==> v37 <==
==> flow/design.v <==
module adder_floating_point(
							input logic signed [31:0]  operand_normalized_ieee_a , operand_normalized_ieee_b , 
							output logic signed [31:0]  final_sum , 
							output logic zero ,
							output logic overflow ,
							output logic underflow ,
							input logic op 
							);
logic carrynan;
logic signed [24:0]  fraction_a , fraction_b ; 
logic signed [24:0] sum ; 
logic [7:0] exponent_a , exponent_b , positive_difference , biggest_exponent;
logic signB;
always_comb
	begin
	sum = 0;
	carrynan = 0;
	overflow = 0;
	underflow = 0;
	signB=op^operand_normalized_ieee_b[31];
		fraction_a [22:0] = operand_normalized_ieee_a [22:0] ;
		fraction_a[23] = 1 ;
		fraction_a[24] = 0 ;
		exponent_a = operand_normalized_ieee_a [30:23] ;
		fraction_b [22:0] = operand_normalized_ieee_b [22:0] ;
		fraction_b[23] = 1 ;
		fraction_b[24] = 0 ;
		exponent_b = operand_normalized_ieee_b [30:23] ;
	if(exponent_a >= exponent_b)
		begin	
			positive_difference = exponent_a - exponent_b;
			fraction_b >>>= positive_difference ;
			biggest_exponent = exponent_a ; 
		end
	else 
		begin
			positive_difference = exponent_b - exponent_a;
			fraction_a>>>= positive_difference ;
			biggest_exponent = exponent_b;
		end
		if (&exponent_a & ~&exponent_b)
			final_sum = operand_normalized_ieee_a ;
		else if (&exponent_b & ~&exponent_a)
			begin	
			final_sum[30:0] = operand_normalized_ieee_b[30:0] ;
			final_sum[31] = signB ;
			end
		else if (&exponent_a & &exponent_b )
			begin
					if (operand_normalized_ieee_a[31] != signB)
							final_sum = 32'b01111111100000000000000000000001 ;
						else 
							begin
								{carrynan,final_sum[22:0]} = fraction_a + fraction_b ;
								final_sum[31] = operand_normalized_ieee_a[31];
								final_sum [30:23] = biggest_exponent ;
								if(carrynan)
									final_sum = 32'b01111111100000000000000000000001 ;
							end
			end
		else if ((operand_normalized_ieee_a==0)&(operand_normalized_ieee_b==0))
						final_sum = 32'b0;
		else if ((~&exponent_a & ~&exponent_b) & (operand_normalized_ieee_a[22:0] == operand_normalized_ieee_b[22:0]) & (operand_normalized_ieee_a[31] != signB) & (exponent_a == exponent_b) )
						final_sum = 32'b0;
			else
				begin
if(operand_normalized_ieee_a[31]==signB)
begin
		sum = fraction_a + fraction_b;	
		final_sum[31]=operand_normalized_ieee_a[31];
		if (sum[24] == 1 )
		begin
			biggest_exponent= biggest_exponent + 1 ;
			sum=sum>>1;
end					
end
else
if (exponent_a > exponent_b)
begin
			sum = fraction_a - fraction_b;	
      final_sum[31]=operand_normalized_ieee_a[31];
end
else if (exponent_a < exponent_b)
  begin
		sum = fraction_b - fraction_a;	
final_sum[31]=signB;
end
else if (fraction_a>=fraction_b)
  begin
		sum=fraction_a - fraction_b;
    final_sum[31]=operand_normalized_ieee_a[31];
end
else
  begin
		sum=fraction_b - fraction_a;
	final_sum[31]=signB;
	end
        if (sum[23]==0)
        for(int i =0 ; i<=23;i=i+1)	
        begin
          if(sum[23]==0)
          begin
            if (biggest_exponent>=1) 
            begin	
            biggest_exponent=biggest_exponent-1;
            sum=sum<<1;
            end
          end
        end
 if (sum[24] == 1 )
		begin
			biggest_exponent= biggest_exponent + 1 ;
			sum=sum>>1;
			end     
final_sum[30:23]=biggest_exponent;
final_sum[22:0]=sum[22:0];
		end
if (biggest_exponent == 0)
			begin
			underflow = 1 ; 
			end
else if (biggest_exponent > 8'd254)
			begin
			overflow = 1 ;
			end
zero = (~|final_sum);
end
endmodule
module fp_adder_top (
    input  logic        clk,
    input  logic        rst,
    input  logic        start,
    input  logic [31:0] operand_normalized_ieee_a,
    input  logic [31:0] operand_normalized_ieee_b,
    input  logic        op,
    output logic [31:0] final_sum,
    output logic        finish,
    output logic        zero,
    output logic        overflow,
    output logic        underflow
);
  logic [31:0] a_q, b_q;
  logic        op_q, valid_q;
  logic [31:0] sum_d;
  logic        zero_d, overflow_d, underflow_d;
  always_ff @(posedge clk) begin
    a_q  <= operand_normalized_ieee_a;
    b_q  <= operand_normalized_ieee_b;
    op_q <= op;
    if (rst) valid_q <= 1'b0;
    else     valid_q <= start;
  end
  adder_floating_point u_add (
      .operand_normalized_ieee_a(a_q),
      .operand_normalized_ieee_b(b_q),
      .final_sum(sum_d),
      .zero(zero_d),
      .overflow(overflow_d),
      .underflow(underflow_d),
      .op(op_q)
  );
  always_ff @(posedge clk) begin
    final_sum <= sum_d;
    zero      <= zero_d;
    overflow  <= overflow_d;
    underflow <= underflow_d;
    if (rst) finish <= 1'b0;
    else     finish <= valid_q;
  end
endmodule
==> flow/run.sh <==
#!/bin/bash
# the make line also repeats each setting of config.mk as NAME=value (left out here)
make -C /OpenROAD-flow-scripts/flow DESIGN_CONFIG=/design/flow/config.mk WORK_HOME=/design/flow/orfs CLKGATE_MAP_FILE= finish
==> flow/config.mk <==
export PLATFORM = sky130hd
export DESIGN_NAME = fp_adder_top
export DESIGN_NICKNAME = fp_adder_top
export VERILOG_FILES = /design/flow/design.v
export SDC_FILE = /design/flow/constraint.sdc
export NUM_CORES = 4
export LEC_CHECK = 0
export CAP_MARGIN = 20
export CORE_MARGIN = 2
export CORE_UTILIZATION = 72
export CTS_CLUSTER_DIAMETER = 27
export CTS_CLUSTER_SIZE = 14
export HOLD_SLACK_MARGIN = -0.08
export PLACE_DENSITY_LB_ADDON = 0.29
export SETUP_SLACK_MARGIN = -1.6
export SLEW_MARGIN = 20
export TNS_END_PERCENT = 30
==> flow/constraint.sdc <==
create_clock -name core_clock -period 21.4 [get_ports {clk}]
set_input_delay 4.2800 -clock core_clock [delete_from_list [all_inputs] [get_ports {clk}]]
set_output_delay 4.2800 -clock core_clock [all_outputs]
set_load 0.01 [all_outputs]
==> inputs of v13, as changes to v37 <==
ABC_AREA = 0   (was not set)
CAP_MARGIN = 25   (was 20)
CELL_PAD_IN_SITES_GLOBAL_PLACEMENT = 0   (was not set)
CORE_UTILIZATION = 58   (was 72)
CTS_CLUSTER_DIAMETER = not set   (was 27)
CTS_CLUSTER_SIZE = 12   (was 14)
HOLD_SLACK_MARGIN = not set   (was -0.08)
PLACE_DENSITY = 0.42   (was not set)
PLACE_DENSITY_LB_ADDON = not set   (was 0.29)
SETUP_SLACK_MARGIN = not set   (was -1.6)
TNS_END_PERCENT = 5   (was 30)
==> flow/constraint.sdc (replaced) <==
create_clock -name core_clock -period 60.9 [get_ports {clk}]
set_input_delay 12.1800 -clock core_clock [delete_from_list [all_inputs] [get_ports {clk}]]
set_output_delay 12.1800 -clock core_clock [all_outputs]
set_load 0.01 [all_outputs]
==> results <==
quantity                                                                          v13                        v37
Top cell type by instance count after synthesis              sky130_fd_sc_hd__nand2_1   sky130_fd_sc_hd__nand2_1
Die W                                                                        234.3 um                   210.7 um
Core Rows                                                                          84                         75
Flip-flops with a built-in enable                                                   0                          0
Area of the placeable core                                                  52450 um2                  42040 um2
Routability Congestion                                                          1.060                      1.271
Initial core utilization                                                       58.64%                     73.16%
Async set-or-reset flop fraction in the synthesized netlist                        0%                         0%
Die Outline Area                                                            54880 um2                  44390 um2
Die Y                                                                        234.3 um                   210.7 um
Status                                                       timing/DRC/antenna clean  aborted with a tool error
Stage where the flow stopped                                                        -               3_5_place_dp
Share of synthesized area spent on multiplexers                                12.96%                     12.96%
Area share of the largest cell type after synthesis                            9.601%                     9.601%
Proportion of synthesized chip area in sequential cells                        6.639%                     6.639%
IO Pins                                                                           104                        104
Number of nets at floorplan                                                      4654                       4654
Yosys stat chip area                                                        30760 um2                  30760 um2
